==> flow/design.v (excerpt) <==
module CPU(clk, reset, memory_in, memory_addr, memory_out, memory_write);
make LEC_CHECK=0 ABC_AREA=1 CAP_MARGIN=0 CELL_PAD_IN_SITES_GLOBAL_PLACEMENT=0 CORE_MARGIN=2 CORE_UTILIZATION=72 GPL_TIMING_DRIVEN=1 SETUP_SLACK_MARGIN=2.25 SLEW_MARGIN=20 TNS_END_PERCENT=35 finish   # period 11.0 ns
run.sh (not shown) runs the stock make flow with config.mk's settings and CLKGATE_MAP_FILE=.
Then changed:
CAP_MARGIN = 20   (was 0)
CELL_PAD_IN_SITES_GLOBAL_PLACEMENT = unset   (was 0)
CORE_ASPECT_RATIO = 0.88   (was unset)
CTS_CLUSTER_DIAMETER = 94   (was unset)
CTS_CLUSTER_SIZE = 86   (was unset)
GPL_TIMING_DRIVEN = unset   (was 1)
PLACE_DENSITY = 0.37   (was unset)
SETUP_SLACK_MARGIN = 0.39   (was 2.25)
TNS_END_PERCENT = unset   (was 35)
clock period = 1.53 ns   (was 11.0 ns; I/O delays follow)
Effect: The changed run never finished: it broke off in clock tree synthesis (4_1_cts). Synthesized cell count does not change. Die size hardly moves. Area after synthesis stays the same.
Then changed:
ABC_AREA = unset   (was 1)
CORE_ASPECT_RATIO = unset   (was 0.88)
CORE_UTILIZATION = 66   (was 72)
CTS_CLUSTER_DIAMETER = unset   (was 94)
CTS_CLUSTER_SIZE = unset   (was 86)
PLACE_DENSITY = unset   (was 0.37)
SETUP_SLACK_MARGIN = unset   (was 0.39)
TNS_END_PERCENT = 5   (was unset)
clock period = 6.29 ns   (was 1.53 ns; I/O delays follow)
What happened: The new run finished but fails on setup timing; die area goes up by a few percent; area after synthesis shrinks by a few percent; synthesized cell count goes down by a quarter to a third.
Then changed:
CELL_PAD_IN_SITES_DETAIL_PLACEMENT = 2   (was unset)
CORE_UTILIZATION = 40   (was 66)
SETUP_SLACK_MARGIN = 1.84   (was unset)
TNS_END_PERCENT = 40   (was 5)
clock period = 10.0 ns   (was 6.29 ns; I/O delays follow)
- The new run finished with timing, DRC and antenna clean
- register-to-register slack improved by 2.3 ns
- setup slack is better by 2.3 ns
- design area goes down by 3.2%
- utilization decreases by 32 points
- area after synthesis stays the same
- via count fell by about 4%
- worst hold slack gains 0.044 ns
- die size grows by about 60%
Then changed:
CELL_PAD_IN_SITES_DETAIL_PLACEMENT = unset   (was 2)
SETUP_SLACK_MARGIN = unset   (was 1.84)
TNS_END_PERCENT = unset   (was 40)
Die area does not change.
Flip-flop count stays the same.
Sequential share of layout area went up by 0.12 points.
Area after synthesis stays the same.
Wire length went down by 21%.
Clock-buffer cell count went down by 5.
Utilization went down by 0.18 points.
Register-to-register slack is worse by 0.33 ns.
Synthesized cell count does not change.

---

Starting RTL as in the previous note.
make LEC_CHECK=0 ABC_AREA=1 CAP_MARGIN=20 CELL_PAD_IN_SITES_GLOBAL_PLACEMENT=0 CORE_MARGIN=2 CORE_UTILIZATION=72 GPL_TIMING_DRIVEN=1 HOLD_SLACK_MARGIN=0.29 SETUP_SLACK_MARGIN=2.3 SLEW_MARGIN=20 TNS_END_PERCENT=35 finish   # period 11.0 ns
The starting point ran to the end with no violations.
Rerun with:
==> flow/config.mk (replaced) <==
export PLATFORM = sky130hd
export DESIGN_NAME = CPU
export DESIGN_NICKNAME = CPU
export VERILOG_FILES = /design/flow/design.v
export SDC_FILE = /design/flow/constraint.sdc
export NUM_CORES = 4
export LEC_CHECK = 0
export CAP_MARGIN = 20
export CORE_MARGIN = 2
export CORE_UTILIZATION = 40
export SLEW_MARGIN = 20
==> flow/constraint.sdc (replaced) <==
create_clock -name core_clock -period 7.47 [get_ports {clk}]
set_input_delay 1.4940 -clock core_clock [delete_from_list [all_inputs] [get_ports {clk}]]
set_output_delay 1.4940 -clock core_clock [all_outputs]
set_load 0.01 [all_outputs]
What happened:
- cell area is higher by 1.4%
- flip-flop count is unchanged
- final cell count is lower by 9.6%
- via count is lower by 24%
- non-clock buffer count is higher by 44
- synthesized area is lower by 3.0%
- clock-buffer cell count is higher by 2
Rerun with:
--- a/flow/config.mk
+++ b/flow/config.mk
@@ -9,3 +9,7 @@
 export CORE_MARGIN = 2
-export CORE_UTILIZATION = 40
+export CORE_UTILIZATION = 66
+export MAX_ROUTING_LAYER = met4
+export PLACE_DENSITY_LB_ADDON = 0.01
+export SETUP_SLACK_MARGIN = 1.87
 export SLEW_MARGIN = 20
+export TNS_END_PERCENT = 5
==> flow/constraint.sdc (replaced) <==
create_clock -name core_clock -period 6.29 [get_ports {clk}]
set_input_delay 1.2580 -clock core_clock [delete_from_list [all_inputs] [get_ports {clk}]]
set_output_delay 1.2580 -clock core_clock [all_outputs]
set_load 0.01 [all_outputs]
Outcome:
- This time the run reached the layout checks and failed them: negative setup slack
- first-iteration DRC count is higher by well over a third
- cell count goes down by a little under a tenth
- routed wire length is higher by a few percent
- synthesized area stays the same

---

Starting RTL as in the previous note.
// CPU
module CPU(clk, reset, memory_in, memory_addr, memory_out, memory_write);
Settings: LEC_CHECK=0, CAP_MARGIN=20, CORE_MARGIN=2, CORE_UTILIZATION=26, SLEW_MARGIN=20; clock period 8.47 ns.
The baseline produced a clean layout.
==> next run, changes <==
Settings changed: ABC_AREA set to 1, CORE_UTILIZATION 26 to 72, PLACE_DENSITY set to 0.37, SETUP_SLACK_MARGIN set to 0.39.
Clock period 8.47 ns to 1.53 ns, I/O delays scaled along.
What happened: With this change the flow ended with an error in clock tree synthesis with DPL-0038. Area after synthesis rose by a few percent. Die area fell by well over a third. Synthesized cell count rose by a quarter to a third.

---

== north ==
CPU again, from the RTL that the note above started with.
==> flow/design.v (excerpt) <==
module CPU(clk, reset, memory_in, memory_addr, memory_out, memory_write);
export LEC_CHECK = 0
export CAP_MARGIN = 20
export CORE_MARGIN = 2
export CORE_UTILIZATION = 40
export SLEW_MARGIN = 20
create_clock -name core_clock -period 8.47 [get_ports {clk}]
north ended with every stage complete and zero timing, DRC or antenna violations.
## Diff of input files: south against north
Settings: CELL_PAD_IN_SITES_GLOBAL_PLACEMENT: unset -> 0; CORE_UTILIZATION: 40 -> 72; TNS_END_PERCENT: unset -> 35; CAP_MARGIN: 20 -> 0; SETUP_SLACK_MARGIN: unset -> 2.3; GPL_TIMING_DRIVEN: unset -> 1; ABC_AREA: unset -> 1; the clock period (ns, I/O delays scaled along): 8.47 -> 11.0.
[summary]
Comparing south and north, the higher number of nets at floorplan was measured on south. Diff north -> south | worst relative slew slack | decrease of 8.5 points. north -> south: average cell area after synthesis decreased by more than 10%. | final wirelength | higher: south |. Compared with north, in south area inside the core boundary now smaller; number of standard cells in the final layout excluding fillers now larger; worst slack on hold paths rose 0.027 ns. Cmp south and north / total standard cell area after synthesis / lower: north.
Relative to south, the following input files were edited for east:
Settings: putting CTS_CLUSTER_SIZE at 36 where nothing was set; swapping 0 for 20 in CAP_MARGIN; swapping 2.3 for 0.47 in SETUP_SLACK_MARGIN; clearing ABC_AREA, which used to be 1; putting PLACE_DENSITY at 0.66 where nothing was set; swapping 72 for 69 in CORE_UTILIZATION; swapping 11.0 for 6.67 in the clock period (ns, I/O delays scaled along).
[summary]
The flow for east finished, though final verification flagged negative setup slack.
Setup changes, east to west
Settings: CELL_PAD_IN_SITES_GLOBAL_PLACEMENT removed (was 0); TNS_END_PERCENT removed (was 35); PLACE_DENSITY removed (was 0.66); CTS_CLUSTER_SIZE removed (was 36); CORE_UTILIZATION changed from 69 to 58; SETUP_SLACK_MARGIN removed (was 0.47); GPL_TIMING_DRIVEN removed (was 1); the clock period (ns, I/O delays scaled along) changed from 6.67 to 4.7.
### Flow results
west ran in full, but the layout does not pass; the checks complain about negative setup slack. Taking east as the reference, in west number of ordinary and repair buffers in the finished layout went up by 111, core utilization has decreased.
